==> branch xenon <==
// logarithm
module logarithm #(
	parameter n = 16,
	parameter m = 24,
	parameter k = 5 ,
	parameter p = 24
) (
	input        clk  ,  
	input        reset,  
	input        start,
	input  [0:n] x    ,
	output [1:p] y    ,
	output reg   done
);
	reg [2:0] current_state;
	reg [2:0] next_state   ;
	wire      z_gt2        ;
	wire      i_positive   ;
	reg [2:0] sel_z        ;
	reg       load_z       ;
	reg       sel_i        ;
	reg       load_i       ;
	reg       shift_y      ;
	reg  [  m+1:0] z           ;
	wire [  m+1:0] trunc_square;
	wire [  m+1:0] trunc_div   ;
	wire [  m+1:0] z_input     ;
	reg  [  k-1:0] i           ;
	wire [  k-1:0] i_input     ;
	wire [  k-1:0] i_minus_1   ;
	reg  [    1:p] yy          ;
	wire [    m:0] mult_in     ;
	wire [2*m+1:0] mult_out    ;
	assign z_input = (sel_z == 2'd00) ?  {1'b0, x, {(m-n){1'd0}}} :
	(sel_z == 2'd01) ? 	trunc_square :
	trunc_div;
	assign mult_in     = z[m:0];
	assign mult_out     = mult_in * mult_in;
	assign trunc_square = mult_out[2*m+1:m];
	assign trunc_div    = {1'd0, z[m+1:1]};
	always @(posedge clk or negedge reset) begin : proc_z
		if(~reset) begin
			z <= 0;
		end else begin
			if (load_z == 1'b1)
				z <= z_input;
		end
	end
	assign i_input = sel_i ? i_minus_1 : p;
	assign i_minus_1 = i - 1;
	wire [15:0] binary_p = p;
	always @(posedge clk or negedge reset) begin : proc_i
		if(~reset) begin
			i <= 0;
		end else begin
			if (load_i == 1'b1)
				i <= i_input;
		end
	end
	always @(posedge clk or negedge reset) begin : proc_yy
		if(~reset) begin
			yy <= 0;
		end else begin
			if (shift_y == 1'b1)
				yy <= {yy[2:p], z[m+1]};
		end
	end
	always @(posedge clk or negedge reset) begin : proc_current_state
		if(~reset) begin
			current_state <= 0;
		end else begin
			current_state <= next_state;
		end
	end
	assign i_positive = i ? 1 : 0;
	assign z_gt2 = z[m+1];
	assign y = yy;
	always @(*) begin
		next_state = current_state;
		case (current_state)
			3'd0 : begin
				if (~start)
					next_state = 3'd1;
			end
			3'd1 : begin
				if (start)
					next_state = 3'd2;
			end
			3'd2 : begin
				next_state = 3'd3;
			end
			3'd3 : begin
				next_state = 3'd4;
			end
			3'd4 : begin
				if (z_gt2)
					next_state = 3'd5;
				else
  ...
clock: 9.0 ns
lec_check: 0
cap_margin: 15
core_aspect_ratio: 0.53
core_margin: 2
core_utilization: 60
cts_cluster_size: 34
gpl_routability_driven: 0
hold_slack_margin: -0.03
min_routing_layer: met2
place_density_lb_addon: 0.19
slew_margin: 30
tns_end_percent: 85
run.sh (not shown) runs the stock make flow with config.mk's settings and CLKGATE_MAP_FILE=.
==> inputs of branch cedar, as changes to branch xenon <==
Settings changed: ABC_AREA set to 1, CAP_MARGIN 15 to 20, CORE_ASPECT_RATIO 0.53 to not set, CORE_UTILIZATION 60 to 45, CTS_CLUSTER_DIAMETER set to 160, CTS_CLUSTER_SIZE 34 to 100, GPL_ROUTABILITY_DRIVEN 0 to not set, HOLD_SLACK_MARGIN -0.03 to not set, MIN_ROUTING_LAYER met2 to not set, PLACE_DENSITY_LB_ADDON 0.19 to not set, SLEW_MARGIN 30 to 20, TNS_END_PERCENT 85 to not set.
==> inputs of branch quartz, as changes to branch xenon <==
Settings changed: CORE_ASPECT_RATIO 0.53 to not set, TNS_END_PERCENT 85 to 35.
==> inputs of branch ember, as changes to branch xenon <==
Settings changed: CAP_MARGIN 15 to 0, CORE_ASPECT_RATIO 0.53 to not set, CORE_UTILIZATION 60 to 72, CTS_CLUSTER_DIAMETER set to 362, CTS_CLUSTER_SIZE 34 to not set, GPL_ROUTABILITY_DRIVEN 0 to not set, HOLD_SLACK_MARGIN -0.03 to not set, MIN_ROUTING_LAYER met2 to not set, PLACE_DENSITY_LB_ADDON 0.19 to 0.0, SLEW_MARGIN 30 to 20, TNS_END_PERCENT 85 to not set.
==> flow/constraint.sdc (replaced) <==
create_clock -name core_clock -period 6.93 [get_ports {clk}]
set_input_delay 1.3860 -clock core_clock [delete_from_list [all_inputs] [get_ports {clk}]]
set_output_delay 1.3860 -clock core_clock [all_outputs]
set_load 0.01 [all_outputs]
==> summary of the runs <==
Against branch ember, the clock skew of branch cedar is higher by 0.010 ns. Final cell count, lowest first: branch quartz, branch ember, branch cedar. Of branch quartz and branch cedar, branch quartz has the higher via count (gap 17%, measured against branch cedar). Branch ember reached the layout checks and failed them: negative setup slack. Branch quartz completed with no timing, DRC or antenna violations. Branch cedar produced a clean layout. Branch xenon ended with an error in global routing (5_1_grt). The lowest utilization belongs to branch cedar, the highest to branch ember. Against branch cedar, the die size of branch xenon is lower by 30%. Sequential share of layout area: branch ember < branch cedar < branch quartz.
==> figures <==
| quantity | branch cedar | branch xenon | branch quartz | branch ember |
|---|---|---|---|---|
| Clock tree from TritonCTS | done | - | done | done |
| Layout Utilization | 48.4% | - | 64.5% | 87.1% |
| Register cell area after layout | 1550 µm² | - | 1560 µm² | 1570 µm² |
| Worst Hold End | i[4] | - | current_state[2] | current_state[2] |
| Starting density of the core | 45.5% | 61.4% | 60.5% | 72.9% |
| Number of routed nets with antenna violations | 0 | - | 0 | 0 |
| GPL Wtd Cong | 0.981 | - | - | 0.993 |
| Clock skew after layout | 0.0183 ns | - | 0.00568 ns | 0.00825 ns |
| Run status | timing/DRC/antenna clean | stopped before the end | timing/DRC/antenna clean | failed layout checks |
| Failing step | - | global routing (5_1_grt) | - | - |
| Reasons for failing layout checks | - | - | - | negative setup slack |
| Startpoint of the lowest-slack hold path | i[4] | - | current_state[4] | current_state[4] |
| Area fraction in full adders, half adders and majority gates | 53.8% | 57.9% | 57.9% | 57.9% |
| Worst setup path start | z[12] | - | z[12] | z[7] |
| Gate Count Post-Synth | 2,794 | 2,182 | 2,182 | 2,182 |
| Kind of capture point of the worst setup path | flip-flop | - | flip-flop | flip-flop |
| Worst hold margin | 0.490 ns | - | 0.485 ns | 0.493 ns |
| Floorplan core area | 47,600 µm² | 32,800 µm² | 33,300 µm² | 27,600 µm² |
| Reg-to-reg critical path startpoint | z[12] | - | z[12] | z[7] |
